Design alu_top, start of the top module:
module alu_top (
    input             clk,
    input      [31:0] A,
    input      [31:0] B,
    input      [3:0]  ALU_Sel,
    output reg [31:0] ALU_Out,
    output reg        Carryout,
    output reg        Overflow
);
reg [31:0] a_q, b_q;
reg [3:0]  sel_q;
wire [31:0] out_d;
wire        carry_d, ovf_d;
ALU u_alu (
    .A(a_q), .B(b_q), .ALU_Sel(sel_q),
    .ALU_Out(out_d), .Carryout(carry_d), .Overflow(ovf_d)
);
always @(posedge clk) begin
    a_q      <= A;
    b_q      <= B;
    sel_q    <= ALU_Sel;
    ALU_Out  <= out_d;
    Carryout <= carry_d;
    Overflow <= ovf_d;
end
endmodule
Size in the first run: about 4300 cells after synthesis, about 100 flip-flops, about 100 I/O pins, roughly 0.038 sq mm of cells after synthesis.
make LEC_CHECK=0 CAP_MARGIN=20 CORE_MARGIN=2 CORE_UTILIZATION=72 CTS_CLUSTER_SIZE=50 PLACE_DENSITY=0.64 SETUP_SLACK_MARGIN=1.96 SLEW_MARGIN=20 finish   # period 6.73 ns
run.sh (not shown) runs the stock make flow with config.mk's settings and CLKGATE_MAP_FILE=.
The baseline finished but failed the layout checks on negative setup slack.
Change:
--- a/flow/config.mk
+++ b/flow/config.mk
@@ -10,5 +10,5 @@
 export CORE_UTILIZATION = 72
 export CTS_CLUSTER_SIZE = 50
+export HOLD_SLACK_MARGIN = -0.07
 export PLACE_DENSITY = 0.64
-export SETUP_SLACK_MARGIN = 1.96
 export SLEW_MARGIN = 20
The changed run produced a layout that fails on negative setup slack. Non-clock buffer count came out lower by 14. Area after synthesis does not change. Synthesized cell count is unchanged.
Change:
--- a/flow/config.mk
+++ b/flow/config.mk
@@ -8,7 +8,4 @@
 export CAP_MARGIN = 20
 export CORE_MARGIN = 2
-export CORE_UTILIZATION = 72
-export CTS_CLUSTER_SIZE = 50
-export HOLD_SLACK_MARGIN = -0.07
-export PLACE_DENSITY = 0.64
+export CORE_UTILIZATION = 33
 export SLEW_MARGIN = 20
==> flow/constraint.sdc (replaced) <==
create_clock -name core_clock -period 8.62 [get_ports {clk}]
set_input_delay 1.7240 -clock core_clock [delete_from_list [all_inputs] [get_ports {clk}]]
set_output_delay 1.7240 -clock core_clock [all_outputs]
set_load 0.01 [all_outputs]
With this change the flow finished with timing, DRC and antenna clean.
Routed wire length fell by 14%.
Register-to-register slack is better by 1.1 ns.
Via count falls by 13%.
Worst setup slack gets better by 1.1 ns.
Change:
--- a/flow/config.mk
+++ b/flow/config.mk
@@ -8,4 +8,7 @@
 export CAP_MARGIN = 20
 export CORE_MARGIN = 2
-export CORE_UTILIZATION = 33
+export CORE_UTILIZATION = 72
+export CTS_CLUSTER_SIZE = 50
+export HOLD_SLACK_MARGIN = -0.1
+export PLACE_DENSITY = 0.64
 export SLEW_MARGIN = 20
==> flow/constraint.sdc (replaced) <==
create_clock -name core_clock -period 6.73 [get_ports {clk}]
set_input_delay 1.3460 -clock core_clock [delete_from_list [all_inputs] [get_ports {clk}]]
set_output_delay 1.3460 -clock core_clock [all_outputs]
set_load 0.01 [all_outputs]
This time the run ran to the end with violations: negative setup slack.
Die area went down by about 54%.
Design area went up by 11%.
Routed wire length went up by 16%.
Non-clock buffer count went up by 404.
Worst setup slack degrades by 1.1 ns.
Clock skew hardly moves.

Starting RTL as in the previous note.
clock: 6.84 ns
lec_check: 0
cap_margin: 10
core_margin: 2
core_utilization: 72
cts_cluster_size: 50
hold_slack_margin: -0.08
place_density: 0.64
setup_slack_margin: 1.96
slew_margin: 20
The first run completed, yet does not pass: negative setup slack.
==> next run, changes <==
- CAP_MARGIN: 10 -> 35
- CTS_CLUSTER_SIZE: 50 -> 53
- HOLD_SLACK_MARGIN: -0.08 -> 0.24
- SETUP_SLACK_MARGIN: 1.96 -> unset
- clock period: 6.84 -> 6.73 ns (I/O delays scaled with it)
What happened:
- The new run finished with negative setup slack left
- non-clock buffer count climbs by 12
- clock-buffer cell count is unchanged
- via count went up by 2.7%
- cell count is about the same
==> next run, changes <==
- CAP_MARGIN: 35 -> 20
- CORE_UTILIZATION: 72 -> 40
- CTS_CLUSTER_SIZE: 53 -> unset
- HOLD_SLACK_MARGIN: 0.24 -> unset
- PLACE_DENSITY: 0.64 -> unset
- clock period: 6.73 -> 8.62 ns (I/O delays scaled with it)
This time the run finished clean.
Worst hold slack got worse by 0.17 ns.
Routed wire length falls by 14%.
Worst setup slack improved by 1.3 ns.
Global-route usage falls by 23 points.
Area after synthesis is unchanged.
Design area falls by 10%.
==> next run, changes <==
- CORE_UTILIZATION: 40 -> 68
- CTS_CLUSTER_SIZE: unset -> 100
- clock period: 8.62 -> 6.12 ns (I/O delays scaled with it)
Now the flow finished with negative setup slack left.
Count of clock-buffer cells in the layout is unchanged.
Final cell count is lower slightly.
Global-route usage is higher by 21 points.
Via count is higher by roughly a tenth.
Setup slack is worse by 1.7 ns.
Cell area is higher by roughly a tenth.
Register-to-register slack is worse by 1.7 ns.

Starting RTL as in the previous note.
## alu_top
module alu_top (
    input             clk,
    input      [31:0] A,
    input      [31:0] B,
    input      [3:0]  ALU_Sel,
    output reg [31:0] ALU_Out,
    output reg        Carryout,
    output reg        Overflow
);
Settings: LEC_CHECK=0, CAP_MARGIN=20, CORE_MARGIN=2, CORE_UTILIZATION=72, CTS_CLUSTER_SIZE=40, HOLD_SLACK_MARGIN=0.3, PLACE_DENSITY=0.65, SLEW_MARGIN=20; clock period 6.23 ns.
The first run completed, yet does not pass: negative setup slack.
==> next run, changes <==
CORE_UTILIZATION = 40   (was 72)
CTS_CLUSTER_SIZE = unset   (was 40)
HOLD_SLACK_MARGIN = unset   (was 0.3)
PLACE_DENSITY = unset   (was 0.65)
clock period = 9.0 ns   (was 6.23 ns; I/O delays follow)
Result: This time the run finished with timing, DRC and antenna clean; critical path depth shrinks by 5; final cell count goes up by 2.2%; hold slack degrades by 0.047 ns; sequential share of layout area is higher by 0.41 points.
==> next run, changes <==
ABC_AREA = 1   (was unset)
CAP_MARGIN = 25   (was 20)
CELL_PAD_IN_SITES_DETAIL_PLACEMENT = 2   (was unset)
CTS_CLUSTER_SIZE = 27   (was unset)
GPL_ROUTABILITY_DRIVEN = 0   (was unset)
MAX_ROUTING_LAYER = met4   (was unset)
PLACE_DENSITY = 0.74   (was unset)
SETUP_SLACK_MARGIN = 0.33   (was unset)
With this change the flow never finished: it broke off in detailed placement on DPL-0033; die size rose by about 8%; synthesized cell count went up by about 35%; area after synthesis rises by 8.0%.
==> next run, changes <==
ABC_AREA = unset   (was 1)
CAP_MARGIN = 20   (was 25)
CELL_PAD_IN_SITES_DETAIL_PLACEMENT = unset   (was 2)
CORE_ASPECT_RATIO = 1.06   (was unset)
CORE_UTILIZATION = 58   (was 40)
CTS_CLUSTER_DIAMETER = 284   (was unset)
CTS_CLUSTER_SIZE = 98   (was 27)
GPL_ROUTABILITY_DRIVEN = unset   (was 0)
HOLD_SLACK_MARGIN = 0.26   (was unset)
MAX_ROUTING_LAYER = unset   (was met4)
PLACE_DENSITY = 0.38   (was 0.74)
SETUP_SLACK_MARGIN = unset   (was 0.33)
TNS_END_PERCENT = 40   (was unset)
What happened: Now the flow went through all stages and came out clean. Die size shrinks by 36%. Area after synthesis falls by 7.4%. Synthesized cell count went down by 26%.
==> next run, changes <==
CORE_ASPECT_RATIO = unset   (was 1.06)
CORE_UTILIZATION = 72   (was 58)
CTS_CLUSTER_DIAMETER = unset   (was 284)
CTS_CLUSTER_SIZE = unset   (was 98)
HOLD_SLACK_MARGIN = unset   (was 0.26)
PLACE_DENSITY = 0.65   (was 0.38)
TNS_END_PERCENT = unset   (was 40)
clock period = 6.23 ns   (was 9.0 ns; I/O delays follow)
After rerunning:
- Now the flow finished with negative setup slack left
- fmax climbs by 11%
- final cell count rises by 4.7%
- cell area rose by 13%
- clock-buffer cell count stays the same
- routed wire length is higher by 20%
- critical path depth came out higher by 6
- die size went down by 19%
- global-route usage goes up by 12 points
==> next run, changes <==
PLACE_DENSITY = 0.64   (was 0.65)
clock period = 6.73 ns   (was 6.23 ns; I/O delays follow)
Effect: The changed run finished with negative setup slack left; worst setup slack gets better by 0.60 ns; synthesized area stays the same; register-to-register slack improves by 0.60 ns; global-route usage drops by 0.41 points; routed wire length is lower by about 2.5%; design area is about the same.

The RTL this note starts from:
==> flow/design.v <==
module ALU (A, B, ALU_Sel, ALU_Out, Carryout, Overflow);
parameter ADD  = 0;
parameter SUB  = 1;
parameter MUL_HIGH = 2;
parameter MUL_LOW = 3;
input [31:0] A;
input [31:0] B;
input [3:0] ALU_Sel;
output [31:0] ALU_Out;
output Carryout;
output Overflow;
reg[31:0] ALU_32Result;
reg[63:0] ALU_64Result;
always @(*)
begin
    ALU_32Result = 32'h00000000;
    ALU_64Result = 64'h0000000000000000;
    case(ALU_Sel)
        ADD:        ALU_32Result = A + B;
        SUB:        ALU_32Result = A - B;
        MUL_HIGH:	ALU_64Result = A * B;
        MUL_LOW:	ALU_64Result = A * B;
        default:
        begin
            ALU_32Result = 32'h00000000;
            ALU_64Result = 64'h0000000000000000;
        end
    endcase
end
assign ALU_Out = (ALU_Sel == MUL_LOW)? ALU_64Result[31:0]: (ALU_Sel == MUL_HIGH)? ALU_64Result[63:32]:ALU_32Result[31:0];
assign Carryout = 1'b0;
assign Overflow = 1'b0;
endmodule
module alu_top (
    input             clk,
    input      [31:0] A,
    input      [31:0] B,
    input      [3:0]  ALU_Sel,
    output reg [31:0] ALU_Out,
    output reg        Carryout,
    output reg        Overflow
);
reg [31:0] a_q, b_q;
reg [3:0]  sel_q;
wire [31:0] out_d;
wire        carry_d, ovf_d;
ALU u_alu (
    .A(a_q), .B(b_q), .ALU_Sel(sel_q),
    .ALU_Out(out_d), .Carryout(carry_d), .Overflow(ovf_d)
);
always @(posedge clk) begin
    a_q      <= A;
    b_q      <= B;
    sel_q    <= ALU_Sel;
    ALU_Out  <= out_d;
    Carryout <= carry_d;
    Overflow <= ovf_d;
end
endmodule
Settings: LEC_CHECK=0, CAP_MARGIN=20, CORE_MARGIN=2, CORE_UTILIZATION=72, CTS_CLUSTER_SIZE=50, HOLD_SLACK_MARGIN=-0.08, PLACE_DENSITY=0.64, SETUP_SLACK_MARGIN=-0.15, SLEW_MARGIN=20; clock period 6.73 ns.
The starting point finished but failed the layout checks on negative setup slack.
==> next run, changes <==
CTS_CLUSTER_SIZE = 53   (was 50)
HOLD_SLACK_MARGIN = -0.1   (was -0.08)
SETUP_SLACK_MARGIN = unset   (was -0.15)
clock period = 6.23 ns   (was 6.73 ns; I/O delays follow)
Effect:
- The changed run produced a layout that fails on negative setup slack
- first-iteration DRC count fell by 6.6%
- count of clock-buffer cells in the layout is unchanged
- worst hold slack is better by 0.063 ns
- cell area climbs by 0.51%
- synthesized cell count is unchanged
- area after synthesis does not change
- die area stays the same
